## design/flow/run.sh

```bash
#!/bin/bash
# the make line also repeats each setting of config.mk as NAME=value (left out here)
make -C /OpenROAD-flow-scripts/flow DESIGN_CONFIG=/design/flow/config.mk WORK_HOME=/design/flow/orfs CLKGATE_MAP_FILE= finish
```

## design/flow/config.mk

```make
export PLATFORM = sky130hd
export DESIGN_NAME = fpadder
export DESIGN_NICKNAME = fpadder
export VERILOG_FILES = /design/flow/design.v
export SDC_FILE = /design/flow/constraint.sdc
export NUM_CORES = 4
export LEC_CHECK = 0
export CAP_MARGIN = 20
export CELL_PAD_IN_SITES_GLOBAL_PLACEMENT = 0
export CORE_MARGIN = 2
export CORE_UTILIZATION = 66
export GPL_ROUTABILITY_DRIVEN = 1
export MIN_ROUTING_LAYER = met1
export SETUP_SLACK_MARGIN = 1.87
export SLEW_MARGIN = 20
export TNS_END_PERCENT = 40
```

## design/flow/constraint.sdc

```tcl
create_clock -name core_clock -period 7.08 [get_ports {clock}]
set_input_delay 1.4160 -clock core_clock [delete_from_list [all_inputs] [get_ports {clock}]]
set_output_delay 1.4160 -clock core_clock [all_outputs]
set_load 0.01 [all_outputs]
```

## design/flow/design.v

```verilog
module fpadder (output logic [31:0] sum, output logic ready,
                input logic [31:0] a, input logic clock, nreset);
    logic [31:0] m,n;       
    logic [1:0] exp;
	logic sign; 
    logic adding, stopOp, infNum, abSum, notNum, bigNum;    
	logic [7:0] exp_m, exp_n;        						  
	logic [22:0] manti_m, manti_n;						 
	logic [23:0] manti_m2, manti_n2, manti_m1, manti_n1;	 
	logic sign_m, sign_n;		 
    assign sign_m = m[31];
    assign sign_n = n[31];
    assign exp_m = {m[30:23]};
    assign exp_n = {n[30:23]};
    assign manti_m = {m[22:0]};
    assign manti_n = {n[22:0]};
	assign manti_m2 = {1'b1, manti_m};
	assign manti_n2 = {1'b1, manti_n};
	always_comb 
      begin
        notNum = (exp_m == 255 & manti_m != 0) || (exp_n == 255 & manti_n != 0);  
		bigNum = (exp_m == 255 & manti_m == 0) || (exp_n == 255 & manti_n == 0);
      end 
    always_comb 
      begin
        exp = (exp_m > exp_n)? 2'b10 : (exp_m < exp_n)? 2'b01 : 2'b00;
        sign = (sign_m == sign_n)? '1 : '0;
      end
    always_comb
      begin
          if (exp == 2'b10) begin
            manti_n1 = manti_n2 >> (exp_m - exp_n);       
			manti_m1 = manti_m2;  
			end
          else if (exp == 2'b01) begin
            manti_m1 = manti_m2 >> (exp_n - exp_m);
			manti_n1 = manti_n2;	
			end
          else begin
			manti_m1 = manti_m2; 
			manti_n1 = manti_n2;	
			end
      end                                                
    logic [24:0] manti_m3, manti_n3, sum_manti;
    logic [7:0]  sum_exp;
    logic sum_sign;
    assign manti_m3 = {1'b0, manti_m1[23:0]};
    assign manti_n3 = {1'b0, manti_n1[23:0]};
    always_ff @(posedge clock, negedge nreset)      
      if(!nreset) begin
      	sum_manti <= 0;
        sum_exp <= 0; 
        sum_sign <= 0; end
      else if (adding == '1) begin	 
        if (sign == '1) begin               
        sum_manti <= (manti_n3 + manti_m3);    
		sum_exp <= (exp ==  2'b10)? exp_m : exp_n;
        sum_sign <= sign_m; end
        else if (sign == '0 & exp == 2'b10) begin
      	sum_manti <= manti_m3 - manti_n3;
		sum_exp <= exp_m; 
        sum_sign <= sign_m; end
        else if (sign == '0 & exp == 2'b01) begin
      	sum_manti <= manti_n3 - manti_m3;
      	sum_exp <= exp_n; 
        sum_sign <= sign_n; end
        else if (sign == '0 & exp == 2'b00) begin
       	sum_manti <= (manti_m3 > manti_n3)? (manti_m3 - manti_n3) : (manti_m3 < manti_n3)? (manti_n3 - manti_m3) : 25'h1000000;
      	sum_exp <= (manti_m3 > manti_n3)? exp_m : (manti_m3 < manti_n3)? exp_n : 8'h0; 
        sum_sign <= (manti_m3 > manti_n3)? sign_m : (manti_m3 < manti_n3)? sign_n : '0; end 	end
	  else if (stopOp == 1) begin
		sum_manti[24:23] <= 2'b01;
		sum_manti[22:0] <= 23'h7fffff;
      	sum_exp <= 8'hff; 
        sum_sign <= '0; end
	  else if (infNum == 1) begin
		if (sign == 1) begin			 
			sum_manti[24:23] <= 2'b01;
			sum_manti[22:0] <= 0;
			sum_exp <= 8'hff; 
			sum_sign <= sign_m; end	
		else begin						 
			sum_manti[24:23] <= 2'b01;
			sum_manti[22:0] <= 0;
			sum_exp <= (exp == 2'b0) ? 8'h0 : 8'hff; 
			sum_sign <= (exp == 2'b10)? sign_m : (exp == 2'b01)? sign_n : 1'b0; end	end				
      always_ff @(posedge clock, negedge nreset)
		if(!nreset)
			sum <= 0;
		else if(abSum == 1) begin
        if (sum_manti[24] == 1)	begin 
			if (sum_exp == 254)						 
				sum <= {sum_sign, 8'hff, 23'b0};      
			else if (sum_exp == 0 & sum_manti[22:0] == 0)
				sum <= 0;
			else 
				sum <= {sum_sign, sum_exp + 8'b1, sum_manti[23:1]}; end			
        else begin
			if (sum_manti[23] == 1)
			sum <= {sum_sign, sum_exp, sum_manti[22:0]};  
			else if (sum_manti[22] == 1)
			sum <= {sum_sign, (sum_exp - 8'h1), sum_manti[21:0], 1'b0}; 
			else if (sum_manti[21] == 1)
			sum <= {sum_sign, (sum_exp - 8'h2), sum_manti[20:0], 2'b0};
			else if (sum_manti[20] == 1)
			sum <= {sum_sign, (sum_exp - 8'h3), sum_manti[19:0], 3'b0};
			else if (sum_manti[19] == 1)
			sum <= {sum_sign, (sum_exp - 8'h4), sum_manti[18:0], 4'b0};
			else if (sum_manti[18] == 1)
			sum <= {sum_sign, (sum_exp - 8'h5), sum_manti[17:0], 5'b0}; 
			else if (sum_manti[17] == 1)
			sum <= {sum_sign, (sum_exp - 8'h6), sum_manti[16:0], 6'b0};
			else if (sum_manti[16] == 1)
			sum <= {sum_sign, (sum_exp - 8'h7), sum_manti[15:0], 7'b0};
			else if (sum_manti[15] == 1)
			sum <= {sum_sign, (sum_exp - 8'h8), sum_manti[14:0], 8'b0};
			else if (sum_manti[14] == 1)
			sum <= {sum_sign, (sum_exp - 8'h9), sum_manti[13:0], 9'b0}; 
			else if (sum_manti[13] == 1)
			sum <= {sum_sign, (sum_exp - 8'ha), sum_manti[12:0], 10'b0};
			else if (sum_manti[12] == 1)
			sum <= {sum_sign, (sum_exp - 8'hb), sum_manti[11:0], 11'b0};
			else if (sum_manti[11] == 1)
			sum <= {sum_sign, (sum_exp - 8'hc), sum_manti[10:0], 12'b0};
			else if (sum_manti[10] == 1)
			sum <= {sum_sign, (sum_exp - 8'hd), sum_manti[9:0], 13'b0}; 
			else if (sum_manti[9] == 1)
			sum <= {sum_sign, (sum_exp - 8'he), sum_manti[8:0], 14'b0};
			else if (sum_manti[8] == 1)
			sum <= {sum_sign, (sum_exp - 8'hf), sum_manti[7:0], 15'b0};
			else if (sum_manti[7] == 1)
			sum <= {sum_sign, (sum_exp - 8'h10), sum_manti[6:0], 16'b0};
			else if (sum_manti[6] == 1)
			sum <= {sum_sign, (sum_exp - 8'h11), sum_manti[5:0], 17'b0};
			else if (sum_manti[5] == 1)
			sum <= {sum_sign, (sum_exp - 8'h12), sum_manti[4:0], 18'b0};
			else if (sum_manti[4] == 1)
			sum <= {sum_sign, (sum_exp - 8'h13), sum_manti[3:0], 19'b0};
			else if (sum_manti[3] == 1)
			sum <= {sum_sign, (sum_exp - 8'h14), sum_manti[2:0], 20'b0}; 
			else if (sum_manti[2] == 1)
			sum <= {sum_sign, (sum_exp - 8'h15), sum_manti[1:0], 21'b0};
			else if (sum_manti[1] == 1)
			sum <= {sum_sign, (sum_exp - 8'h16), sum_manti[0], 22'b0};
			else if (sum_manti[0] == 1)
			sum <= {sum_sign, (sum_exp - 8'h17), 23'b0};
			end
			end
	enum {start, loadN1, loadN2, pred, asblSum, stop} state;
    always_ff @(posedge clock, negedge nreset)
    	if(!nreset)begin
    		state <= start;
			m <= 0;
			n <= 0;
			ready <= 0;
			infNum <= 0;
			stopOp <= 0;
			adding <= 0;
			abSum <= 0;  end
    	else begin
			ready <= 0;
			infNum <= 0;
			stopOp <= 0;
			adding <= 0;
			abSum <= 0;
			case(state)
				start:begin
					state <= loadN1; end
				loadN1:begin
					n <= a;
					state <= loadN2; end
				loadN2:begin
					m <= a;
					state <= pred; end
				pred: begin
					state <= asblSum;
					if (!notNum & bigNum)
						infNum <= 1;
					else if (notNum)
						stopOp <= 1;
					else
						adding <= 1; end
				asblSum:begin
					state <= stop;
					abSum <= 1; end
				stop:begin
					ready <= 1;
					state <= start; end				
            endcase
			end		
endmodule
```

==> summary.txt, run 1 <==
Yosys top cell by instances: nand2_1
num rows: 59
yosys stat area: 17600 um2
Unique cell types: 84
# IOs: 67
placed instance area: 18800 um2
Synth Seq Share: 19.9%
Yosys top cell by area: dfrtp_1
Post-Synth XOR/XNOR Area: 3.23%
die height: 167 um
H-tree levels: 4
Top cell area share: 19.8%
MUX area fraction: 10.8%
main flop type: dfrtp_1
YS warnings: 1
status: stopped before the end
CTS sink cnt: 140
CTS Buf Count: 17
total global-route track usage: 60.0%
Final GP Congestion: 1.13
gr ovfl total: 8
Die Span X: 167 um
# hold bufs at CTS: 0
Synth area leaders: dfrtp_1, ha_1, a21oi_1
ys cells: 2351
Dominant comb cell: AND-OR/OR-AND gates
core footprint: 26100 um2
Adder Area Share: 8.17%
most frequent cells after synthesis: nand2_1, a21oi_1, nor2_1
Stop stage: global routing
Synth Cell Area: 17600 um2
chip area: 28000 um2
FP Core Util: 67.4%
Port Buf Inserts: 66
HPWL Detailed: 48200 um
Basic Gates by Area: 16.8%
Cells after Synth: 2351
FFs w/ async S/R, synth: 100%
EDFF count, synth: 0
Syn Area/Cell: 7.49 um2
First Err: [ERROR GRT-0232] Routing congestion too high. Check the congestion heatmap in the GUI.
Complex Gates by Area: 34.0%
Max Buffers Root-to-Sink: 2
Synth Net Count: 2497
Synth flops: 140
Root Buffer: clkbuf_16
layer usage:
layer  GRT overflow  global-route usage [%]
met1              0                    63.6
met4              5                    56.2
met5              0                    1.04
met2              3                    85.9
met3              0                    30.7
through the flow:
step	total power [mW]	worst slack (ns)	instances	utilization (%)
global placement	0.851	0.227	2633	72.0
detailed placement	0.853	0.119	2633	72.0
CTS	1.74	0.736	2777	80.6
floorplan	0.815	0.970	2351	-
timing repair:
item / in CTS
cloned: 1
pin swaps: 83
endpoints found under the setup margin: 33
setup buffers: 111
hold endpoints to repair: 0
gates resized: 168
==> inputs of run 2 (changes only) <==
- ABC_AREA: not set -> 1
- CAP_MARGIN: 20 -> 35
- CELL_PAD_IN_SITES_DETAIL_PLACEMENT: not set -> 2
- CORE_MARGIN: 2 -> 9
- CORE_UTILIZATION: 66 -> 28
- CTS_CLUSTER_DIAMETER: not set -> 249
- CTS_CLUSTER_SIZE: not set -> 65
- GPL_ROUTABILITY_DRIVEN: 1 -> 0
- GPL_TIMING_DRIVEN: not set -> 0
- MIN_ROUTING_LAYER: met1 -> met2
- PLACE_DENSITY: not set -> 0.87
- SETUP_SLACK_MARGIN: 1.87 -> 0.81
- TNS_END_PERCENT: 40 -> 30
- clock period: 7.08 -> 7.3 ns (I/O delays scaled with it)
==> run 2 against run 1 <==
- the run again fails in global routing
- area after synthesis down 1.9%
- die size increased to 2.5 times the previous value
- synthesized cell count grew 17%
==> summary.txt, run 2 <==
status: stopped before the end
Stop stage: global routing
First Err: [ERROR GRT-0116] Global routing finished with congestion. Check the congestion regions in the DRC Viewer.
Synth Net Count: 2897 (+16%)
Complex Gates by Area: 31.1% (-2.9 points)
HPWL Detailed: 117000 um (+140%)
Max Buffers Root-to-Sink: 2 (unchanged)
Synth flops: 140 (unchanged)
CTS sink cnt: 140 (unchanged)
CTS Buf Count: 17 (unchanged)
main flop type: dfrtp_1
chip area: 71000 um2 (+150%)
YS warnings: 1 (unchanged)
Adder Area Share: 8.33% (+0.16 points)
yosys stat area: 17300 um2 (-1.9%)
Top cell area share: 20.1% (+0.38 points)
Cells after Synth: 2751 (+17%)
gr ovfl total: 3392
H-tree levels: 4 (unchanged)
Unique cell types: 62 (-26%)
Die Span X: 266 um (+59%)
total global-route track usage: 92.5%
Basic Gates by Area: 23.4% (+6.6 points)
Synth area leaders: dfrtp_1, nand2_1, o21ai_0
FFs w/ async S/R, synth: 100% (unchanged)
num rows: 90 (+53%)
Syn Area/Cell: 6.28 um2 (-16%)
core footprint: 60700 um2 (+130%)
most frequent cells after synthesis: nand2_1, o21ai_0, inv_1
Yosys top cell by area: dfrtp_1
Root Buffer: clkbuf_16
Dominant comb cell: AND-OR/OR-AND gates
FP Core Util: 28.5% (-39 points)
# IOs: 67 (unchanged)
Synth Cell Area: 17300 um2 (-1.9%)
Port Buf Inserts: 66 (unchanged)
placed cells: 3601 (+37%)
Yosys top cell by instances: nand2_1
MUX area fraction: 1.20% (-9.6 points)
ys cells: 2751 (+17%)
Synth Seq Share: 20.3% (+0.38 points)
EDFF count, synth: 0 (unchanged)
Post-Synth XOR/XNOR Area: 4.04% (+0.82 points)
die height: 266 um (+59%)
## run 2: what timing repair did
action / in CTS
setup endpoints to repair: 33
pin swaps: 109
endpoints found under the hold margin: 0
gates cloned: 5
hold buffers: 0
setup buffers: 123
gates resized: 565
## run 2: metal layers
metal | GRT usage (%) | GRT overflow
met1 | - | -
met2 | 93.1 | 1282
met3 | 96.7 | 1137
met4 | 87.2 | 816
met5 | 80.7 | 157
## run 2: per-stage QoR
step	cell area [um2]	setup WS [ns]
after CTS	22600	0.508
after floorplan	17300	1.31
after global placement	18900	-0.752
after detailed placement	19000	-3.68
==> inputs of run 3 (changes only) <==
- ABC_AREA: 1 -> not set
- CAP_MARGIN: 35 -> 15
- CELL_PAD_IN_SITES_DETAIL_PLACEMENT: 2 -> not set
- CELL_PAD_IN_SITES_GLOBAL_PLACEMENT: 0 -> not set
- CORE_MARGIN: 9 -> 2
- CORE_UTILIZATION: 28 -> 70
- CTS_CLUSTER_DIAMETER: 249 -> not set
- CTS_CLUSTER_SIZE: 65 -> 36
- GPL_ROUTABILITY_DRIVEN: 0 -> not set
- GPL_TIMING_DRIVEN: 0 -> not set
- HOLD_SLACK_MARGIN: not set -> -0.1
- MIN_ROUTING_LAYER: met2 -> not set
- PLACE_DENSITY: 0.87 -> not set
- SETUP_SLACK_MARGIN: 0.81 -> 3.43
- TNS_END_PERCENT: 30 -> not set
- clock period: 7.3 -> 13.2 ns (I/O delays scaled with it)
==> run 3 against run 2 <==
- die size is 63% lower
- synthesized cell count shrank 15%
- area after synthesis increased by 1.9%
- now clean on timing, DRC and antenna
==> summary.txt, run 3 <==
Tcrit/Tclk final: 68.7%
minimum clock period: 9.07 ns
Multi-input gate area: 12900 um2
Worst Hold Class: register to register
Pwr top: clock
type of the worst setup path: register to register
CTS clk-pin slew, worst paths: 0.07 ns
Root Buffer: clkbuf_16
Syn Area/Cell: 7.49 um2 (+19%)
HPWL Detailed: 48800 um (-58%)
hold_ws: 0.353 ns
origin of the worst min-delay path: state[1]
DRT iter0 DRCs: 4498
antenna violations before repair: 7
most frequent cells after synthesis: nand2_1, a21oi_1, nor2_1
Clk. pwr: 560 uW
DR pass1 iterations: 17
wirelength, routed: 72800 um
CTS tree: done
Met3 Routed Length: 11200 um
Pins Over Slew Limit: 0
post-cts sizing count: 0 (-100%)
setup ws final: 4.13 ns
H-tree levels: 4 (unchanged)
Synth flops: 140 (unchanged)
Top cell area share: 19.8% (-0.38 points)
reg2reg start: m[23]
Synth Net Count: 2497 (-14%)
FMAX: 0.110 GHz
chip area: 26400 um2 (-63%)
worst-margin pin slew: 1.10 ns
Crit path depth: 27
Final GP Congestion: 1.09
vias in the first global route: 19608
crit path DRT: 13.55 ns
Hold EP: state[4]
crit-path leading delay family: AND-OR/OR-AND gates
Top Metal Used: met5
die height: 163 um (-39%)
global-route wire length before repair: 112000 um
DRT met1 WL: 23600 um
MUX area fraction: 10.8% (+9.6 points)
drc violations: 0
FFs w/ async S/R, synth: 100% (unchanged)
CP Launch Point: m[23]
yosys stat area: 17600 um2 (+1.9%)
endpoint arrival time on the critical path: 9.42 ns
FF-to-FF path depth: 27
Dominant comb cell: AND-OR/OR-AND gates
CTS sink cnt: 140 (unchanged)
Post-DRT Antenna Nets: 0
Synth Seq Share: 19.9% (-0.38 points)
Crit. End Element: register
OpenROAD warnings: 98
met2 routed WL: 29900 um
# Post-CTS Setup Buffers: 0 (-100%)
Post-Route Skew: 0.0225 ns
Complex Gates by Area: 34.0% (+2.9 points)
status: finished clean
number of max-cap violations: 0
FILL cells: 1968
Switch Pwr: 233 uW
worst path bufs/invs: 3
Adder Area Share: 8.17% (-0.16 points)
Worst VDD drop: 0.0731 mV
Nets: 2425
PwrDens: 53.3 nW/um2
Max Buffers Root-to-Sink: 2 (unchanged)
FF-to-FF End: sum_manti[22]
CP endpoint: sum_manti[22]
slowest CP cell: o31ai_1
total global-route track usage: 54.8%
gr ovfl total: 0
FP Core Util: 70.5% (+42 points)
wire length per cell: 27.7 um
CP max stage delay: 0.80 ns
Basic Gates by Area: 16.8% (-6.6 points)
main flop type: dfrtp_1
Clock Power Share: 55.5%
Die Span X: 163 um (-39%)
Yosys top cell by area: dfrtp_1
num rows: 58 (-36%)
total vias in the final route: 20882
core footprint: 25000 um2 (-59%)
post-placement setup slack: 4.13 ns (+7.80 ns)
placed instance area: 18300 um2 (-3.6%)
power share of the sequential group: 42.5%
Clk Latency, worst-skew pair: 0.44 ns
sequential power: 429 uW
worst rel slew slack: 26.3%
Design Area, Final: 18900 um2
final hold violations: 0
CTS Buf Count: 17 (unchanged)
Layout Area Growth over Synthesis: 7.57%
reg-to-reg slack, setup: 4.13 ns
Yosys top cell by instances: nand2_1
comb pwr: 20.4 uW
Cells after Synth: 2351 (-15%)
Cell Int Power: 777 uW
FF/Latch Area: 3500 um2
ys cells: 2351 (-15%)
pin count of the biggest net entering global routing: 88
endpoints failing setup: 0
WHS Path Cells: 0
RSZ-0062 raised after global routing: no
drt via density: 7.96
Post-Synth XOR/XNOR Area: 3.23% (-0.82 points)
Critical Path Source Type: register
YS warnings: 1 (unchanged)
EDFF count, synth: 0 (unchanged)
Synth area leaders: dfrtp_1, ha_1, a21oi_1
leak pwr: 8.32 nW
Synth Cell Area: 17600 um2 (+1.9%)
Max FO, Critical Path: 28
sw frac: 23.1%
Unique cell types: 84 (+35%)
# IOs: 67 (unchanged)
# hold bufs at CTS: 0 (unchanged)
Port Buf Inserts: 66 (unchanged)
Comb pwr share: 2.0%
Setup TNS Final: 0 ns
[run 3: cell type report]
class	instances	area share [%]
Tap cell	330	2.18
Inverter	115	2.29
Clock buffer	19	2.29
Antenna cell	3	0.0396
Sequential cell	140	18.5
Timing Repair Buffer	117	5.50
Multi-Input combinational cell	1888	68.1
Clock inverter	13	1.14
[run 3: metal layers]
layer / vias to the layer above / track usage, %
met1: 9429 / 61.7
li1: 8602 / -
met3: 822 / 24.9
met2: 2017 / 80.8
met5: - / 1.52
met4: 12 / 42.4
[run 3: through the flow]
step	std cells	utilization, %	total power, mW
finish	2625	75.9	1.01
detailed placement	2588	73.2	0.458
CTS	2620	75.7	1.00
global placement	2588	73.2	0.457
floorplan	2351	-	0.437
global route	2623	75.8	1.02
==> inputs of run 4 (changes only) <==
- ABC_AREA: not set -> 1
- CAP_MARGIN: 15 -> 40
- CELL_PAD_IN_SITES_GLOBAL_PLACEMENT: not set -> 0
- CORE_ASPECT_RATIO: not set -> 0.5
- CORE_UTILIZATION: 70 -> 29
- CTS_CLUSTER_DIAMETER: not set -> 199
- CTS_CLUSTER_SIZE: 36 -> 100
- GPL_ROUTABILITY_DRIVEN: not set -> 1
- HOLD_SLACK_MARGIN: -0.1 -> not set
- MIN_ROUTING_LAYER: not set -> met1
- PLACE_DENSITY: not set -> 0.82
- SETUP_SLACK_MARGIN: 3.43 -> 0.17
- TNS_END_PERCENT: not set -> 40
- clock period: 13.2 -> 10.5 ns (I/O delays scaled with it)
==> run 4 against run 3 <==
- non-clock buffer count grew 5
- critical path type unchanged
- clock power grew 13%
- design area grew 2.3%
- largest power group unchanged
- combinational power grew 33%
- sequential cell count is the same
- count of clock-buffer cells in the layout shrank 2
- die size grew 130%
- synthesized cell count grew 17%
- clock skew grew 0.0041 ns
==> summary.txt, run 4 <==
core footprint: 59000 um2 (+140%)
Crit. End Element: register
Post-Synth XOR/XNOR Area: 4.04% (+0.82 points)
worst path bufs/invs: 5 (+2)
Port Buf Inserts: 66 (unchanged)
Worst Hold Class: register to register
OpenROAD warnings: 96 (-2.0%)
Top cell area share: 20.1% (+0.38 points)
Syn Area/Cell: 6.28 um2 (-16%)
Synth Cell Area: 17300 um2 (-1.9%)
most frequent CP cell: nand2_1
CTS clk-pin slew, worst paths: 0.08 ns (about the same)
Yosys top cell by area: dfrtp_1
Switch Pwr: 324 uW (+39%)
RSZ-0062 raised after global routing: no
status: finished clean
drt via density: 5.81 (-27%)
minimum clock period: 8.47 ns (-0.600 ns)
EDFF count, synth: 0 (unchanged)
Clock Power Share: 52.8% (-2.7 points)
reg-to-reg slack, setup: 2.03 ns (-2.10 ns)
Basic Gates by Area: 23.4% (+6.6 points)
Dominant comb cell: AND-OR/OR-AND gates
Synth flops: 140 (unchanged)
Clk Latency, worst-skew pair: 0.47 ns (+0.03 ns)
pin count of the biggest net entering global routing: 75 (-15%)
Adder Area Share: 8.33% (+0.16 points)
sw frac: 27.0% (+4.0 points)
Setup TNS Final: 0 ns (unchanged)
Unique cell types: 62 (-26%)
Post-Route Skew: 0.0266 ns (+0.00413 ns)
Post-DRT Antenna Nets: 0 (unchanged)
total vias in the final route: 20345 (-2.6%)
CP Launch Point: m[23]
most frequent cells after synthesis: nand2_1, o21ai_0, inv_1
wire length per cell: 20.5 um (-26%)
FF-to-FF path depth: 42 (+56%)
YS warnings: 1 (unchanged)
setup ws final: 2.03 ns (-2.10 ns)
main flop type: dfrtp_1
Cells after Synth: 2751 (+17%)
Critical Path Source Type: register
yosys stat area: 17300 um2 (-1.9%)
H-tree levels: 4 (unchanged)
antenna violations before repair: 1 (-6)
drc violations: 0 (unchanged)
WHS Path Cells: 0 (unchanged)
FF-to-FF End: sum_manti[19]
Clk. pwr: 633 uW (+13%)
Tcrit/Tclk final: 80.7% (+12 points)
Design Area, Final: 19400 um2 (+2.3%)
leak pwr: 8.97 nW (+7.9%)
number of max-cap violations: 0 (unchanged)
post-placement setup slack: 2.26 ns (-1.87 ns)
worst rel slew slack: 37.9% (+12 points)
Synth Net Count: 2897 (+16%)
Pwr top: clock
gr ovfl total: 0 (unchanged)
FILL cells: 6308 (+220%)
crit-path leading delay family: AND-OR/OR-AND gates
# IOs: 67 (unchanged)
FFs w/ async S/R, synth: 100% (unchanged)
global-route wire length before repair: 110000 um (-1.6%)
DRT iter0 DRCs: 2817 (-37%)
Comb pwr share: 2.3% (+0.3 points)
Worst VDD drop: 0.114 mV (+56%)
Yosys top cell by instances: nand2_1
crit path DRT: 10.86 ns (-2.69 ns)
CTS tree: done
vias in the first global route: 18956 (-3.3%)
Complex Gates by Area: 31.1% (-2.9 points)
type of the worst setup path: register to register
Die Span X: 349 um (+110%)
CP endpoint: sum_manti[19]
total global-route track usage: 22.7% (-32 points)
HPWL Detailed: 52200 um (+7.1%)
DR pass1 iterations: 10 (-7)
comb pwr: 27.1 uW (+33%)
endpoint arrival time on the critical path: 8.83 ns (-0.59 ns)
Layout Area Growth over Synthesis: 12.2%
ys cells: 2751 (+17%)
sequential power: 539 uW (+26%)
wirelength, routed: 71800 um (-1.4%)
die height: 177 um (+8.6%)
Synth area leaders: dfrtp_1, nand2_1, o21ai_0
reg2reg start: m[23]
Root Buffer: clkbuf_16
CTS sink cnt: 140 (unchanged)
post-cts sizing count: 0 (unchanged)
chip area: 61700 um2 (+130%)
CP max stage delay: 0.47 ns (-0.33 ns)
Cell Int Power: 875 uW (+13%)
MUX area fraction: 1.20% (-9.6 points)
PwrDens: 61.9 nW/um2 (+16%)
ant diodes: 0 (-3)
# Post-CTS Setup Buffers: 0 (unchanged)
slowest CP cell: o21ai_0
origin of the worst min-delay path: state[1]
Synth Seq Share: 20.3% (+0.38 points)
endpoints failing setup: 0 (unchanged)
num rows: 63 (+8.6%)
Pins Over Slew Limit: 0 (unchanged)
Hold EP: state[4]
Max Buffers Root-to-Sink: 2 (unchanged)
Final GP Congestion: 1.05 (-3.5%)
Max FO, Critical Path: 54 (+93%)
final hold violations: 0 (unchanged)
FMAX: 0.118 GHz (+7.1%)
# hold bufs at CTS: 0 (unchanged)
worst-margin pin slew: 0.931 ns (-0.167 ns)
placed instance area: 18600 um2 (+1.9%)
hold_ws: 0.355 ns (+0.00186 ns)
Crit path depth: 42 (+56%)
power share of the sequential group: 45.0% (+2.5 points)
CTS Buf Count: 17 (unchanged)
Nets: 2856 (+18%)
FP Core Util: 29.3% (-41 points)
-- run 4: area by class of cell --
type	count	area (um2)	area share (%)
clock buffers	17	425	2.20
clock inverters	15	194	1.00
inverters	337	1270	6.54
multi-input cells	2092	11800	60.7
flip-flops and latches	140	3510	18.1
well taps	780	976	5.04
repair buffers	122	1240	6.41
-- run 4: routing by layer --
layer / wire [um] / share of wire [%] / global-route usage, % / vias to the layer above
met5: 7 / 0.0098 / 0 / -
met4: 4570 / 6.4 / 12.8 / 2
met3: 8060 / 11 / 5.16 / 372
met2: 31000 / 43 / 35.8 / 1411
met1: 28100 / 39 / 28.7 / 9291
li1: - / - / - / 9269
-- run 4: metrics by stage --
step | power (mW) | utilization [%] | cells
finish | 1.20 | 32.8 | 3503
global route | 1.23 | 32.8 | 3503
CTS | 1.21 | 32.6 | 3494
detailed placement | 0.577 | 31.5 | 3462
global placement | 0.576 | 31.3 | 3455
floorplan | 0.550 | - | 2751
==> inputs of run 5 (changes only) <==
- CAP_MARGIN: 40 -> 25
- CELL_PAD_IN_SITES_GLOBAL_PLACEMENT: 0 -> not set
- CORE_ASPECT_RATIO: 0.5 -> 0.74
- CORE_UTILIZATION: 29 -> 24
- CTS_CLUSTER_DIAMETER: 199 -> 229
- CTS_CLUSTER_SIZE: 100 -> 61
- GPL_ROUTABILITY_DRIVEN: 1 -> not set
- PLACE_DENSITY: 0.82 -> not set
- PLACE_DENSITY_LB_ADDON: not set -> 0.09
- SETUP_SLACK_MARGIN: 0.17 -> -0.1
- SLEW_MARGIN: 20 -> 25
- TNS_END_PERCENT: 40 -> not set
- clock period: 10.5 -> 6.47 ns (I/O delays scaled with it)
==> run 5 against run 4 <==
- via count grew 4.8%
- worst setup slack worse by 1.8 ns
- count of clock-buffer cells in the layout unchanged
- core utilization fell by 1.2 points
- routed wire length grew 34%
- sequential power up 62%
- non-clock buffer count grew 326
- clock skew is 0.012 ns lower
- maximum frequency is 36% higher
- area after synthesis unchanged
- critical path type unchanged
==> summary.txt, run 5 <==
antenna violations before repair: 2 (+1)
Synth flops: 140 (unchanged)
Basic Gates by Area: 23.4% (unchanged)
FMAX: 0.160 GHz (+36%)
most frequent cells after synthesis: nand2_1, o21ai_0, inv_1
EDFF count, synth: 0 (unchanged)
hold_ws: 0.384 ns (+0.0290 ns)
Root Buffer: clkbuf_16
DRT iter0 DRCs: 2562 (-9.1%)
CP endpoint: sum_manti[21]
origin of the worst min-delay path: state[0]
H-tree levels: 4 (unchanged)
Nets: 3182 (+11%)
FF-to-FF path depth: 41 (-2.4%)
Max Buffers Root-to-Sink: 2 (unchanged)
Synth Cell Area: 17300 um2 (unchanged)
Post-DRT Antenna Nets: 0 (unchanged)
post-placement setup slack: -0.543 ns (-2.80 ns)
Unique cell types: 62 (unchanged)
RSZ-0062 raised after global routing: yes
MUX area fraction: 1.20% (unchanged)
Design Area, Final: 22500 um2 (+16%)
Clock Power Share: 55.8% (+3.0 points)
crit path DRT: 6.84 ns (-4.02 ns)
Dominant comb cell: AND-OR/OR-AND gates
crit-path leading delay family: AND-OR/OR-AND gates
FF-to-FF End: sum_manti[21]
Synth Seq Share: 20.3% (unchanged)
placed instance area: 21300 um2 (+14%)
wirelength, routed: 96000 um (+34%)
# IOs: 67 (unchanged)
die height: 235 um (+33%)
OpenROAD warnings: 97 (+1.0%)
endpoints failing setup: 0 (unchanged)
Critical Path Source Type: register
Yosys top cell by area: dfrtp_1
Worst VDD drop: 0.152 mV (+34%)
Pwr top: clock
chip area: 74200 um2 (+20%)
yosys stat area: 17300 um2 (unchanged)
ys cells: 2751 (unchanged)
CTS Buf Count: 17 (unchanged)
Util after Layout: 31.6% (-1.2 points)
Adder Area Share: 8.33% (unchanged)
PwrDens: 92.8 nW/um2 (+50%)
drc violations: 0 (unchanged)
CTS sink cnt: 140 (unchanged)
Max FO, Critical Path: 22 (-59%)
CTS tree: done
leak pwr: 10.6 nW (+18%)
YS warnings: 1 (unchanged)
WHS Path Cells: 0 (unchanged)
endpoint arrival time on the critical path: 6.61 ns (-2.22 ns)
Complex Gates by Area: 31.1% (unchanged)
worst-margin pin slew: 1.05 ns (+0.115 ns)
sw frac: 24.1% (-2.9 points)
reg-to-reg slack, setup: 0.23 ns (-1.80 ns)
Yosys top cell by instances: nand2_1
Clk. pwr: 1.17 mW (+85%)
HPWL Detailed: 74000 um (+42%)
final hold violations: 0 (unchanged)
Syn Area/Cell: 6.28 um2 (unchanged)
DR pass1 iterations: 5 (-5)
wire length per cell: 24.0 um (+17%)
Worst Hold Class: register to register
total vias in the final route: 21314 (+4.8%)
main flop type: dfrtp_1
Synth area leaders: dfrtp_1, nand2_1, o21ai_0
worst path bufs/invs: 10 (+5)
worst rel slew slack: 30.0% (-7.9 points)
Tcrit/Tclk final: 96.5% (+16 points)
Hold EP: state[3]
number of max-cap violations: 0 (unchanged)
comb pwr: 46.7 uW (+72%)
power share of the sequential group: 41.9% (-3.1 points)
Comb pwr share: 2.2% (about the same)
core footprint: 71200 um2 (+21%)
Port Buf Inserts: 66 (unchanged)
Post-Synth XOR/XNOR Area: 4.04% (unchanged)
global-route wire length before repair: 141000 um (+28%)
vias in the first global route: 20266 (+6.9%)
Tot Pwr: 2.09 mW (+74%)
Clk Latency, worst-skew pair: 0.50 ns (+0.03 ns)
pin count of the biggest net entering global routing: 65 (-13%)
minimum clock period: 6.24 ns (-2.23 ns)
FP Core Util: 24.3% (-5.0 points)
Switch Pwr: 504 uW (+55%)
Crit path depth: 41 (-2.4%)
gr ovfl total: 0 (unchanged)
Cells after Synth: 2751 (unchanged)
drt via density: 5.33 (-8.2%)
total global-route track usage: 25.6% (+2.9 points)
slowest CP cell: o21ai_0
reg2reg start: m[28]
most frequent CP cell: nand2_1
Post-Route Skew: 0.0146 ns (-0.0120 ns)
status: finished clean
type of the worst setup path: register to register
CTS clk-pin slew, worst paths: 0.07 ns (about the same)
FFs w/ async S/R, synth: 100% (unchanged)
Pins Over Slew Limit: 0 (unchanged)
# hold bufs at CTS: 0 (unchanged)
Die Span X: 316 um (-9.5%)
FILL cells: 7834 (+24%)
setup ws final: 0.227 ns (-1.80 ns)
Final GP Congestion: 0.962 (-8.7%)
sequential power: 875 uW (+62%)
Top cell area share: 20.1% (unchanged)
Layout Area Growth over Synthesis: 30.1%
CP max stage delay: 0.42 ns (-0.05 ns)
Synth Net Count: 2897 (unchanged)
num rows: 84 (+33%)
CP Launch Point: m[28]
Crit. End Element: register
Cell Int Power: 1.58 mW (+81%)
==> run 5: layout make-up <==
type / instances / area (um2) / share of cell area (%)
flip-flops and latches: 140 / 3510 / 15.6
repair buffers: 448 / 3630 / 16.1
multi-input cells: 2092 / 12200 / 54.4
well taps: 946 / 1180 / 5.26
clock buffers: 17 / 425 / 1.89
diodes: 1 / 2.50 / 0.0111
clock inverters: 15 / 233 / 1.04
inverters: 337 / 1280 / 5.69
==> run 5: stage by stage <==
stage,std cells,TNS [ns]
floorplan,2751,0
global placement,3954,-13.06
detailed placement,3954,-13.94
CTS,3988,-1.07
global route,3995,-1.00
finish,3996,0
==> run 5: metal layers <==
metal | track usage [%] | vias to the layer above | part of all wire, %
met5 | 0 | - | 0.013
met4 | 5.50 | 2 | 1.4
met3 | 6.13 | 92 | 9.1
met2 | 31.9 | 962 | 37
met1 | 42.2 | 10328 | 53
li1 | - | 9930 | -
==> run 5: repair_timing <==
item	CTS	global route
setup buffers	2	7
resized	16	141
setup endpoints to repair	33	33
pin swaps	3	21
==> inputs of run 6 (changes only) <==
- CAP_MARGIN: 25 -> 20
- CORE_ASPECT_RATIO: 0.74 -> not set
- CORE_UTILIZATION: 24 -> 51
- CTS_CLUSTER_DIAMETER: 229 -> not set
- CTS_CLUSTER_SIZE: 61 -> 95
- MIN_ROUTING_LAYER: met1 -> not set
- PLACE_DENSITY_LB_ADDON: 0.09 -> not set
- SETUP_SLACK_MARGIN: -0.1 -> not set
- SLEW_MARGIN: 25 -> 20
- clock period: 6.47 -> 5.44 ns (I/O delays scaled with it)
==> run 6 against run 5 <==
- the layout now fails its checks (setup timing)
- maximum frequency increased by 3.6%
- worst setup slack got worse by 0.81 ns
- via count increased by 8.2%
- critical endpoint is now sum_manti[2]
- clock power about the same
- highest routed layer is now met4
- clock skew increased by 0.0042 ns
- global-route usage increased by 20 points
- area after synthesis unchanged
- non-clock buffer count increased by 120
- sequential cell count unchanged
- core utilization increased by 39 points
==> summary.txt, run 6 <==
status: finished with violations
checks that blocked a clean result: setup timing
pin count of the biggest net entering global routing: 65 (unchanged)
Crit path depth: 42 (+2.4%)
MUX area fraction: 1.20% (unchanged)
Util after Layout: 70.3% (+39 points)
Top cell area share: 20.1% (unchanged)
comb pwr: 54.3 uW (+16%)
CTS sink cnt: 140 (unchanged)
die height: 188 um (-20%)
setup ws final: -0.585 ns (-0.811 ns)
main flop type: dfrtp_1
worst path bufs/invs: 10 (unchanged)
Clock Power Share: 52.2% (-3.6 points)
Unique cell types: 62 (unchanged)
vias in the first global route: 22070 (+8.9%)
reg-to-reg slack, setup: -0.58 ns (-0.81 ns)
# IOs: 67 (unchanged)
H-tree levels: 4 (unchanged)
worst-margin pin slew: 1.21 ns (+0.164 ns)
DRT iter0 DRCs: 3415 (+33%)
FMAX: 0.166 GHz (+3.6%)
gr ovfl total: 0 (unchanged)
placed cells: 3517 (-11%)
hold_ws: 0.347 ns (-0.0371 ns)
Nets: 3304 (+3.8%)
Max Buffers Root-to-Sink: 2 (unchanged)
minimum clock period: 6.02 ns (-0.219 ns)
antenna violations before repair: 0 (-2)
sequential power: 1.04 mW (+20%)
Yosys top cell by area: dfrtp_1
wirelength, routed: 83200 um (-13%)
FILL cells: 2726 (-65%)
Post-Synth XOR/XNOR Area: 4.04% (unchanged)
CTS clk-pin slew, worst paths: 0.07 ns (about the same)
Final GP Congestion: 1.11 (+15%)
Hold EP: state[4]
DR pass1 iterations: 12 (+7)
endpoints failing setup: 33 (+33)
Critical Path Source Type: register
Port Buf Inserts: 66 (unchanged)
Adder Area Share: 8.33% (unchanged)
placed instance area: 21200 um2 (-0.40%)
crit path DRT: 5.77 ns (-1.07 ns)
Multi-input gate area: 12900 um2 (+5.9%)
num rows: 67 (-20%)
endpoint arrival time on the critical path: 6.35 ns (-0.26 ns)
CP max stage delay: 0.37 ns (-0.05 ns)
Complex Gates by Area: 31.1% (unchanged)
Synth flops: 140 (unchanged)
FF/Latch Area: 3510 um2 (about the same)
type of the worst setup path: register to register
Pwr top: clock
Clk. pwr: 1.19 mW (about the same)
Cell Int Power: 1.71 mW (+7.9%)
Synth Net Count: 2897 (unchanged)
Post-DRT Antenna Nets: 0 (unchanged)
Worst Hold Class: register to register
Syn Area/Cell: 6.28 um2 (unchanged)
most frequent cells after synthesis: nand2_1, o21ai_0, inv_1
chip area: 35400 um2 (-52%)
Yosys top cell by instances: nand2_1
RSZ-0062 raised after global routing: yes
PwrDens: 97.4 nW/um2 (+4.9%)
FP Core Util: 51.6% (+27 points)
CP Launch Point: m[26]
Basic Gates by Area: 23.4% (unchanged)
worst rel slew slack: 19.1% (-11 points)
Worst VDD drop: 0.236 mV (+55%)
total global-route track usage: 45.7% (+20 points)
Comb pwr share: 2.4% (+0.2 points)
Pins Over Slew Limit: 0 (unchanged)
CP endpoint: sum_manti[2]
crit-path leading delay family: AND-OR/OR-AND gates
Crit. End Element: register
FF-to-FF path depth: 42 (+2.4%)
sw frac: 25.4% (+1.2 points)
Layout Area Growth over Synthesis: 36.0%
global-route wire length before repair: 126000 um (-11%)
final hold violations: 0 (unchanged)
Design Area, Final: 23500 um2 (+4.5%)
power share of the sequential group: 45.4% (+3.5 points)
drc violations: 0 (unchanged)
CTS Buf Count: 17 (unchanged)
FF-to-FF End: sum_manti[2]
OpenROAD warnings: 100 (+3.1%)
FFs w/ async S/R, synth: 100% (unchanged)
drt via density: 6.37 (+19%)
Tcrit/Tclk final: 111% (+14 points)
reg2reg start: m[26]
Post-Route Skew: 0.0188 ns (+0.00422 ns)
Die Span X: 188 um (-40%)
total vias in the final route: 23052 (+8.2%)
Synth Cell Area: 17300 um2 (unchanged)
Switch Pwr: 581 uW (+15%)
ys cells: 2751 (unchanged)
core footprint: 33400 um2 (-53%)
yosys stat area: 17300 um2 (unchanged)
EDFF count, synth: 0 (unchanged)
most frequent CP cell: nand2_1
Tot Pwr: 2.29 mW (+9.7%)
number of max-cap violations: 0 (unchanged)
Root Buffer: clkbuf_16
leak pwr: 11.3 nW (+6.0%)
Synth area leaders: dfrtp_1, nand2_1, o21ai_0
CTS tree: done
YS warnings: 1 (unchanged)
Clk Latency, worst-skew pair: 0.47 ns (-0.03 ns)
Synth Seq Share: 20.3% (unchanged)
Cells after Synth: 2751 (unchanged)
wire length per cell: 23.0 um (-4.3%)
Dominant comb cell: AND-OR/OR-AND gates
HPWL Detailed: 58900 um (-20%)
origin of the worst min-delay path: state[1]
Max FO, Critical Path: 7 (-68%)
slowest CP cell: dfrtp_1
WHS Path Cells: 0 (unchanged)
Post-Layout Cell Count: 3620 (-9.4%)
==> run 6: final cells by class <==
cell class              instances  share of cell area (%)
repair inverters                1                  0.0373
multi-input cells            2093                    55.1
inverters                     337                    5.60
repair buffers                568                    19.6
clock buffers                  20                    1.90
diodes                          2                  0.0213
flip-flops and latches        140                    14.9
clock inverters                11                   0.479
well taps                     448                    2.39
==> run 6: per-stage QoR <==
step | setup TNS, ns | setup slack, ns
6_report | -16.65 | -0.585
5_1_grt | -26.61 | -0.873
4_1_cts | -4.20 | -0.199
3_5_place_dp | -23.32 | -0.816
3_3_place_gp | -17.93 | -0.669
2_1_floorplan | 0 | 0.000533
==> run 6: repair_timing <==
action,CTS,global route
endpoints found under the hold margin,0,0
setup endpoints to repair,33,33
resized,253,120
pin swaps,87,104
gates cloned,3,1
buffers inserted,37,32
hold buffers,0,0
==> run 6: metal layers <==
metal,up-vias,routed length (um),global-route usage [%]
li1,10178,-,-
met1,10631,29800,54.9
met2,1726,37500,73.7
met3,517,9100,9.94
met4,0,6740,29.8
met5,-,0,0
==> inputs of run 7 (changes only) <==
- CORE_UTILIZATION: 51 -> 24
- CTS_CLUSTER_DIAMETER: not set -> 391
- CTS_CLUSTER_SIZE: 95 -> not set
- MAX_ROUTING_LAYER: not set -> met5
- PLACE_DENSITY_LB_ADDON: not set -> 0.25
- clock period: 5.44 -> 9.99 ns (I/O delays scaled with it)
==> run 7 against run 6 <==
- now clean on timing, DRC and antenna
- maximum frequency is 30% lower
- area after synthesis stayed put
- count of clock-buffer cells in the layout stayed put
- routed wire length is 11% lower
- worst hold slack better by 0.00052 ns
- synthesized cell count stayed put
- global-route usage is 26 points lower
- final cell count is 0.99% higher
- sequential cell count stayed put
- sequential power is 45% lower
- critical path depth is 1 lower
- largest cell class unchanged
- largest power group unchanged
==> summary.txt, run 7 <==
Synth Net Count: 2897 (unchanged)
Yosys top cell by instances: nand2_1
antenna violations before repair: 0 (unchanged)
CP max stage delay: 0.73 ns (+0.36 ns)
status: finished clean
Hold EP: state[4]
HPWL Detailed: 55500 um (-5.8%)
total global-route track usage: 19.6% (-26 points)
power share of the sequential group: 44.2% (-1.2 points)
Adder Area Share: 8.33% (unchanged)
CTS sink cnt: 140 (unchanged)
reg2reg start: m[23]
drt via density: 5.28 (-17%)
sw frac: 23.6% (-1.8 points)
Cells after Synth: 2751 (unchanged)
# IOs: 67 (unchanged)
crit-path leading delay family: AND-OR/OR-AND gates
placed cells: 3625 (+3.1%)
EDFF count, synth: 0 (unchanged)
drc violations: 0 (unchanged)
chip area: 74100 um2 (+110%)
CP Launch Point: m[23]
Tot Pwr: 1.28 mW (-44%)
CTS tree: done
sequential power: 567 uW (-45%)
Unique cell types: 62 (unchanged)
post-placement setup slack: 1.53 ns (+2.34 ns)
DRT iter0 DRCs: 2108 (-38%)
Die Span X: 272 um (+45%)
post-cts sizing count: 0 (-100%)
Synth Seq Share: 20.3% (unchanged)
RSZ-0062 raised after global routing: no
reg-to-reg slack, setup: 1.39 ns (+1.97 ns)
final hold violations: 0 (unchanged)
Final GP Congestion: 0.962 (-13%)
Post-Synth XOR/XNOR Area: 4.04% (unchanged)
most frequent cells after synthesis: nand2_1, o21ai_0, inv_1
# hold bufs at CTS: 0 (unchanged)
Switch Pwr: 302 uW (-48%)
wire length per cell: 20.3 um (-12%)
origin of the worst min-delay path: state[1]
Worst VDD drop: 0.108 mV (-54%)
Post-Layout Cell Count: 3656 (+0.99%)
CP endpoint: sum_manti[19]
H-tree levels: 4 (unchanged)
Yosys top cell by area: dfrtp_1
Top cell area share: 20.1% (unchanged)
global-route wire length before repair: 114000 um (-9.8%)
YS warnings: 1 (unchanged)
core footprint: 71400 um2 (+110%)
Clock Power Share: 53.6% (+1.4 points)
crit path DRT: 10.38 ns (+4.61 ns)
total vias in the final route: 19300 (-16%)
Post-Route Skew: 0.0165 ns (-0.00235 ns)
type of the worst setup path: register to register
DR pass1 iterations: 7 (-5)
Setup TNS Final: 0 ns (+16.65 ns)
CTS Buf Count: 17 (unchanged)
PwrDens: 66.4 nW/um2 (-32%)
pin count of the biggest net entering global routing: 86 (+32%)
Port Buf Inserts: 66 (unchanged)
endpoints failing setup: 0 (-100%)
FF-to-FF path depth: 41 (-2.4%)
Pins Over Slew Limit: 0 (unchanged)
Critical Path Source Type: register
Pwr top: clock
Layout Area Growth over Synthesis: 11.7%
FP Core Util: 24.2% (-27 points)
Nets: 2840 (-14%)
worst rel slew slack: 27.3% (+8.2 points)
FF-to-FF End: sum_manti[19]
Clk. pwr: 687 uW (-42%)
most frequent CP cell: nand2_1
gr ovfl total: 0 (unchanged)
WHS Path Cells: 0 (unchanged)
Synth area leaders: dfrtp_1, nand2_1, o21ai_0
yosys stat area: 17300 um2 (unchanged)
number of max-cap violations: 0 (unchanged)
Complex Gates by Area: 31.1% (unchanged)
Synth Cell Area: 17300 um2 (unchanged)
Root Buffer: clkbuf_16
Crit. End Element: register
Syn Area/Cell: 6.28 um2 (unchanged)
comb pwr: 27.7 uW (-49%)
endpoint arrival time on the critical path: 8.99 ns (+2.64 ns)
Crit path depth: 41 (-2.4%)
OpenROAD warnings: 96 (-4.0%)
leak pwr: 8.83 nW (-21%)
Max FO, Critical Path: 67 (+60)
# Post-CTS Setup Buffers: 0 (-100%)
FFs w/ async S/R, synth: 100% (unchanged)
ant diodes: 0 (-2)
Tcrit/Tclk final: 86.1% (-25 points)
Basic Gates by Area: 23.4% (unchanged)
Post-DRT Antenna Nets: 0 (unchanged)
Clk Latency, worst-skew pair: 0.49 ns (+0.02 ns)
minimum clock period: 8.60 ns (+2.58 ns)
FMAX: 0.116 GHz (-30%)
die height: 272 um (+45%)
ys cells: 2751 (unchanged)
FILL cells: 8089 (+200%)
CTS clk-pin slew, worst paths: 0.07 ns (about the same)
main flop type: dfrtp_1
Synth flops: 140 (unchanged)
setup ws final: 1.39 ns (+1.97 ns)
worst-margin pin slew: 1.09 ns (-0.123 ns)
num rows: 98 (+46%)
slowest CP cell: xor2_2
Max Buffers Root-to-Sink: 2 (unchanged)
Comb pwr share: 2.2% (-0.2 points)
Multi-input gate area: 11800 um2 (-9.1%)
vias in the first global route: 18728 (-15%)
FF/Latch Area: 3510 um2 (about the same)
MUX area fraction: 1.20% (unchanged)
wirelength, routed: 74100 um (-11%)
Worst Hold Class: register to register
worst path bufs/invs: 6 (-4)
Dominant comb cell: AND-OR/OR-AND gates
Cell Int Power: 980 uW (-43%)
==> run 7: per-layer routing <==
metal / GRT usage (%) / wire length (um) / share of wire [%] / up-vias
met5: 0 / 0 / 0 / -
met3: 3.08 / 5130 / 6.9 / 166
met4: 7.48 / 2410 / 3.2 / 0
met1: 25.7 / 32400 / 44 / 9057
li1: - / - / - / 9228
met2: 32.3 / 34200 / 46 / 849
==> run 7: cell type report <==
cell class / count / area share (%)
Tap cell: 950 / 6.16
Timing Repair Buffer: 106 / 4.99
Sequential cell: 140 / 18.2
Clock inverter: 11 / 0.830
Clock buffer: 20 / 2.31
Inverter: 337 / 6.57
Multi-Input combinational cell: 2092 / 61.0
==> run 7: per-stage QoR <==
stage          utilization [%]  cell area [um2]  hold slack, ns
6_report                  27.0            19300           0.348
5_1_grt                   27.0            19300           0.361
4_1_cts                   27.0            19300           0.348
3_5_place_dp              26.2            18700           0.335
3_3_place_gp              26.2            18700           0.333
2_1_floorplan                -            17300           0.331
==> inputs of run 8 (changes only) <==
- ABC_AREA: 1 -> not set
- CAP_MARGIN: 20 -> 40
- CELL_PAD_IN_SITES_GLOBAL_PLACEMENT: not set -> 0
- CORE_UTILIZATION: 24 -> 61
- CTS_CLUSTER_DIAMETER: 391 -> not set
- CTS_CLUSTER_SIZE: not set -> 74
- GPL_ROUTABILITY_DRIVEN: not set -> 1
- HOLD_SLACK_MARGIN: not set -> 0.29
- MAX_ROUTING_LAYER: met5 -> not set
- MIN_ROUTING_LAYER: not set -> met1
- PLACE_DENSITY_LB_ADDON: 0.25 -> not set
- SETUP_SLACK_MARGIN: not set -> -0.95
- TNS_END_PERCENT: not set -> 40
- clock period: 9.99 -> 12.4 ns (I/O delays scaled with it)
==> run 8 against run 7 <==
- die size is 59% lower
- clock skew grew 0.011 ns
- still clean on timing, DRC and antenna
- first-iteration DRC count is 79% higher
- highest routed layer is now met5
==> summary.txt, run 8 <==
status: finished clean
sw frac: 24.9% (+1.3 points)
worst-margin pin slew: 0.975 ns (-0.111 ns)
met1 usage: 54.9% (+29 points)
Synth flops: 140 (unchanged)
Yosys top cell by area: dfrtp_1
Unique cell types: 84 (+35%)
minimum clock period: 8.90 ns (+0.302 ns)
Crit. End Element: register
grt peak-use layer: met2
placed cells: 2649 (-27%)
origin of the worst min-delay path: state[1]
met3 Usage GRT: 13.2% (+10 points)
Clk Latency, worst-skew pair: 0.47 ns (-0.02 ns)
YS warnings: 1 (unchanged)
CP endpoint: sum_manti[1]
Synth area leaders: dfrtp_1, ha_1, a21oi_1
Post-Layout Cell Count: 2683 (-27%)
endpoints failing setup: 0 (unchanged)
final hold violations: 0 (unchanged)
CP Launch Point: m[23]
die height: 174 um (-36%)
Cell Int Power: 759 uW (-23%)
# hold bufs at CTS: 0 (unchanged)
drt via density: 7.47 (+41%)
power share of the sequential group: 45.2% (+1.0 points)
post-cts sizing count: 0 (unchanged)
Dominant comb cell: AND-OR/OR-AND gates
MUX area fraction: 10.8% (+9.6 points)
Multi-input gate area: 12900 um2 (+9.6%)
yosys stat area: 17600 um2 (+1.9%)
Final GP Congestion: 1.08 (+12%)
core footprint: 28500 um2 (-60%)
antenna violations before repair: 2 (+2)
Post-Route Skew: 0.0275 ns (+0.0110 ns)
Synth Net Count: 2497 (-14%)
global-route wire length before repair: 109000 um (-3.7%)
DR pass1 iterations: 15 (+8)
number of max-cap violations: 0 (unchanged)
RSZ-0062 raised after global routing: no
H-tree levels: 4 (unchanged)
Setup TNS Final: 0 ns (unchanged)
slowest CP cell: nor2_1
type of the worst setup path: register to register
pin count of the biggest net entering global routing: 90 (+4.7%)
OpenROAD warnings: 98 (+2.1%)
most frequent CP cell: nand2_1
Cells after Synth: 2351 (-15%)
main flop type: dfrtp_1
total global-route track usage: 46.2% (+27 points)
Max Buffers Root-to-Sink: 2 (unchanged)
EDFF count, synth: 0 (unchanged)
Root Buffer: clkbuf_16
Complex Gates by Area: 34.0% (+2.9 points)
WHS Path Cells: 0 (unchanged)
CP max stage delay: 0.64 ns (-0.09 ns)
FP Core Util: 61.7% (+37 points)
wire length per cell: 26.4 um (+30%)
Post-Synth XOR/XNOR Area: 3.23% (-0.82 points)
FILL cells: 2515 (-69%)
Worst Hold Class: register to register
DRT iter0 DRCs: 3783 (+79%)
Yosys top cell by instances: nand2_1
worst path bufs/invs: 2 (-4)
comb pwr: 22.8 uW (-18%)
Nets: 2432 (-14%)
drc violations: 0 (unchanged)
Basic Gates by Area: 16.8% (-6.6 points)
sequential power: 457 uW (-19%)
# IOs: 67 (unchanged)
Pwr top: clock
FFs w/ async S/R, synth: 100% (unchanged)
Syn Area/Cell: 7.49 um2 (+19%)
reg2reg start: m[23]
gr ovfl total: 0 (unchanged)
most frequent cells after synthesis: nand2_1, a21oi_1, nor2_1
reg-to-reg slack, setup: 3.50 ns (+2.11 ns)
PwrDens: 53.1 nW/um2 (-20%)
Port Buf Inserts: 66 (unchanged)
Hold EP: state[4]
Die Span X: 174 um (-36%)
ant diodes: 0 (unchanged)
total vias in the final route: 20036 (+3.8%)
Post-DRT Antenna Nets: 0 (unchanged)
Pins Over Slew Limit: 0 (unchanged)
wirelength, routed: 70800 um (-4.6%)
CTS clk-pin slew, worst paths: 0.07 ns (about the same)
FMAX: 0.112 GHz (-3.4%)
FF-to-FF End: sum_manti[1]
M2 GR Usage: 73.0% (+41 points)
leak pwr: 8.35 nW (-5.5%)
Max FO, Critical Path: 41 (-39%)
Comb pwr share: 2.3% (about the same)
CTS Buf Count: 17 (unchanged)
CTS tree: done
Synth Cell Area: 17600 um2 (+1.9%)
vias in the first global route: 18860 (+0.70%)
crit-path leading delay family: simple AND/OR/NAND/NOR gates
endpoint arrival time on the critical path: 9.30 ns (+0.31 ns)
CTS sink cnt: 140 (unchanged)
crit path DRT: 12.79 ns (+2.41 ns)
Worst VDD drop: 0.0967 mV (-11%)
ys cells: 2351 (-15%)
Crit path depth: 27 (-34%)
FF/Latch Area: 3500 um2 (about the same)
FF-to-FF path depth: 27 (-34%)
# Post-CTS Setup Buffers: 0 (unchanged)
Adder Area Share: 8.17% (-0.16 points)
Critical Path Source Type: register
Clk. pwr: 531 uW (-23%)
Switch Pwr: 252 uW (-17%)
chip area: 30200 um2 (-59%)
worst rel slew slack: 34.2% (+6.9 points)
Synth Seq Share: 19.9% (-0.38 points)
HPWL Detailed: 50000 um (-9.9%)
num rows: 62 (-37%)
Clock Power Share: 52.6% (-1.0 points)
Top cell area share: 19.8% (-0.38 points)
Layout Area Growth over Synthesis: 8.08%
Tcrit/Tclk final: 71.8% (-14 points)
## run 8: metrics by stage
step / power (mW) / util, % / hold slack [ns] / setup WS (ns) / instance area, um2
finish: 1.01 / 66.7 / 0.356 / 3.50 / 19000
global route: 1.03 / 66.7 / 0.378 / 3.01 / 19000
CTS: 1.01 / 66.5 / 0.358 / 3.83 / 19000
detailed placement: 0.487 / 64.5 / 0.343 / 3.81 / 18400
global placement: 0.486 / 64.3 / 0.333 / 3.44 / 18400
floorplan: 0.465 / - / 0.331 / 5.77 / 17600
## run 8: final cells by class
| cell class | count | share of cell area [%] |
|---|---|---|
| multi-input combinational | 1888 | 67.7 |
| timing repair buffer | 124 | 5.96 |
| clock buffer | 19 | 2.38 |
| tap | 384 | 2.52 |
| inverter | 115 | 2.28 |
| clock inverter | 13 | 0.690 |
| sequential | 140 | 18.4 |
## run 8: routing by layer
metal / vias up / part of all wire, %
met5: - / 0.018
met4: 2 / 8.4
met3: 494 / 12
met2: 1690 / 44
met1: 9251 / 35
li1: 8599 / -
==> inputs of run 9 (changes only) <==
- ABC_AREA: not set -> 1
- CAP_MARGIN: 40 -> 20
- CELL_PAD_IN_SITES_GLOBAL_PLACEMENT: 0 -> not set
- CORE_ASPECT_RATIO: not set -> 0.5
- CORE_MARGIN: 2 -> 7
- CORE_UTILIZATION: 61 -> 70
- CTS_CLUSTER_DIAMETER: not set -> 199
- CTS_CLUSTER_SIZE: 74 -> 93
- GPL_ROUTABILITY_DRIVEN: 1 -> not set
- HOLD_SLACK_MARGIN: 0.29 -> not set
- MIN_ROUTING_LAYER: met1 -> not set
- PLACE_DENSITY: not set -> 0.5
- SETUP_SLACK_MARGIN: -0.95 -> -1.57
- TNS_END_PERCENT: 40 -> 20
- clock period: 12.4 -> 20.0 ns (I/O delays scaled with it)
==> run 9 against run 8 <==
- final cell count is 13% higher
- combinational power fell by 39%
- sequential share of layout area grew 0.63 points
- synthesized cell count grew 17%
- worst hold slack better by 0.0028 ns
- critical path depth grew 10
- die size is 2.3% lower
- total power shrank 37%
- maximum frequency fell by 2.7%
- sequential power shrank 38%
- worst setup slack improved by 7.4 ns
- largest cell class unchanged
==> summary.txt, run 9 <==
CP Launch Point: m[23]
Basic Gates by Area: 23.4% (+6.6 points)
Crit. End Element: register
H-tree levels: 4 (unchanged)
placed cells: 2993 (+13%)
Setup TNS Final: 0 ns (unchanged)
number of max-cap violations: 0 (unchanged)
Comb pwr share: 2.2% (about the same)
CTS Buf Count: 17 (unchanged)
Switch Pwr: 150 uW (-41%)
wire length per cell: 22.5 um (-15%)
Unique cell types: 62 (-26%)
Final GP Congestion: 1.08 (+0.16%)
Post-Layout Cell Count: 3025 (+13%)
type of the worst setup path: register to register
Die Span X: 236 um (+36%)
endpoint arrival time on the critical path: 9.50 ns (+0.20 ns)
OpenROAD warnings: 98 (unchanged)
CP max stage delay: 0.81 ns (+0.17 ns)
most frequent cells after synthesis: nand2_1, o21ai_0, inv_1
yosys stat area: 17300 um2 (-1.9%)
total vias in the final route: 21316 (+6.4%)
crit path DRT: 20.35 ns (+7.56 ns)
minimum clock period: 9.15 ns (+0.243 ns)
die height: 125 um (-28%)
YS warnings: 1 (unchanged)
core footprint: 24100 um2 (-15%)
power share of the sequential group: 44.2% (-1.0 points)
slowest CP cell: clkinv_1
vias in the first global route: 19640 (+4.1%)
pin count of the biggest net entering global routing: 88 (-2.2%)
DRT iter0 DRCs: 4966 (+31%)
drt via density: 7.05 (-5.6%)
Crit path depth: 37 (+37%)
WHS Path Cells: 0 (unchanged)
CTS tree: done
Post-Synth XOR/XNOR Area: 4.04% (+0.82 points)
FMAX: 0.109 GHz (-2.7%)
Tcrit/Tclk final: 45.7% (-26 points)
Top cell area share: 20.1% (+0.38 points)
# IOs: 67 (unchanged)
Layout Area Growth over Synthesis: 6.57%
HPWL Detailed: 47400 um (-5.3%)
RSZ-0062 raised after global routing: no
MUX area fraction: 1.20% (-9.6 points)
Post-Route Skew: 0.0132 ns (-0.0143 ns)
Dominant comb cell: AND-OR/OR-AND gates
Clock Power Share: 53.7% (+1.1 points)
Adder Area Share: 8.33% (+0.16 points)
status: finished clean
wirelength, routed: 68200 um (-3.7%)
PwrDens: 34.8 nW/um2 (-34%)
total global-route track usage: 44.5% (-1.7 points)
CP endpoint: sum_manti[19]
Pwr top: clock
# Post-CTS Setup Buffers: 0 (unchanged)
ys cells: 2751 (+17%)
num rows: 40 (-35%)
Clk. pwr: 344 uW (-35%)
Max FO, Critical Path: 87 (+110%)
final hold violations: 0 (unchanged)
Pins Over Slew Limit: 0 (unchanged)
Critical Path Source Type: register
Synth Cell Area: 17300 um2 (-1.9%)
gr ovfl total: 0 (unchanged)
comb pwr: 13.8 uW (-39%)
CTS clk-pin slew, worst paths: 0.06 ns (about the same)
main flop type: dfrtp_1
Max Buffers Root-to-Sink: 2 (unchanged)
reg-to-reg slack, setup: 10.85 ns (+7.36 ns)
FP Core Util: 71.6% (+9.9 points)
CTS sink cnt: 140 (unchanged)
FFs w/ async S/R, synth: 100% (unchanged)
Complex Gates by Area: 31.1% (-2.9 points)
Cell Int Power: 491 uW (-35%)
Nets: 2822 (+16%)
leak pwr: 8.76 nW (+4.9%)
Synth Net Count: 2897 (+16%)
drc violations: 0 (unchanged)
Hold EP: state[4]
Root Buffer: clkbuf_16
origin of the worst min-delay path: state[1]
Synth flops: 140 (unchanged)
post-cts sizing count: 0 (unchanged)
worst rel slew slack: 25.1% (-9.0 points)
chip area: 29500 um2 (-2.3%)
sequential power: 283 uW (-38%)
global-route wire length before repair: 107000 um (-1.8%)
endpoints failing setup: 0 (unchanged)
worst-margin pin slew: 1.12 ns (+0.148 ns)
Worst Hold Class: register to register
Yosys top cell by area: dfrtp_1
Worst VDD drop: 0.0502 mV (-48%)
reg2reg start: m[23]
Syn Area/Cell: 6.28 um2 (-16%)
antenna violations before repair: 0 (-2)
ant diodes: 0 (unchanged)
Port Buf Inserts: 66 (unchanged)
worst path bufs/invs: 5 (+3)
Post-DRT Antenna Nets: 0 (unchanged)
DR pass1 iterations: 22 (+7)
Synth Seq Share: 20.3% (+0.38 points)
EDFF count, synth: 0 (unchanged)
crit-path leading delay family: AND-OR/OR-AND gates
sw frac: 23.3% (-1.6 points)
FF-to-FF path depth: 37 (+37%)
Synth area leaders: dfrtp_1, nand2_1, o21ai_0
# hold bufs at CTS: 0 (unchanged)
Yosys top cell by instances: nand2_1
Cells after Synth: 2751 (+17%)
Clk Latency, worst-skew pair: 0.46 ns (about the same)
FF-to-FF End: sum_manti[19]
## run 9: layout make-up
cell class / count / area, um2
multi-input cells: 2092 / 11800
fillers: 1927 / 5710
flip-flops and latches: 140 / 3510
inverters: 337 / 1270
repair buffers: 88 / 827
clock buffers: 18 / 439
well taps: 336 / 420
clock inverters: 14 / 184
## run 9: metrics by stage
stage	power, mW	utilization (%)	setup slack, ns	hold slack [ns]	instance area, um2
4_1_cts	0.640	76.3	11.15	0.357	18400
3_5_place_dp	0.303	73.7	11.22	0.343	17800
3_3_place_gp	0.302	73.7	11.62	0.333	17800
6_report	0.641	76.3	10.85	0.359	18400
2_1_floorplan	0.289	-	14.01	0.331	17300
5_1_grt	0.650	76.3	9.91	0.362	18400
## run 9: routing by layer
layer  wire, um  track usage (%)
met5          0            0.504
met4       5140             23.1
met3      11500             17.1
met2      27300             64.6
met1      24300             57.1
Power figures rest on the tool's default switching activity, not on a simulated workload.
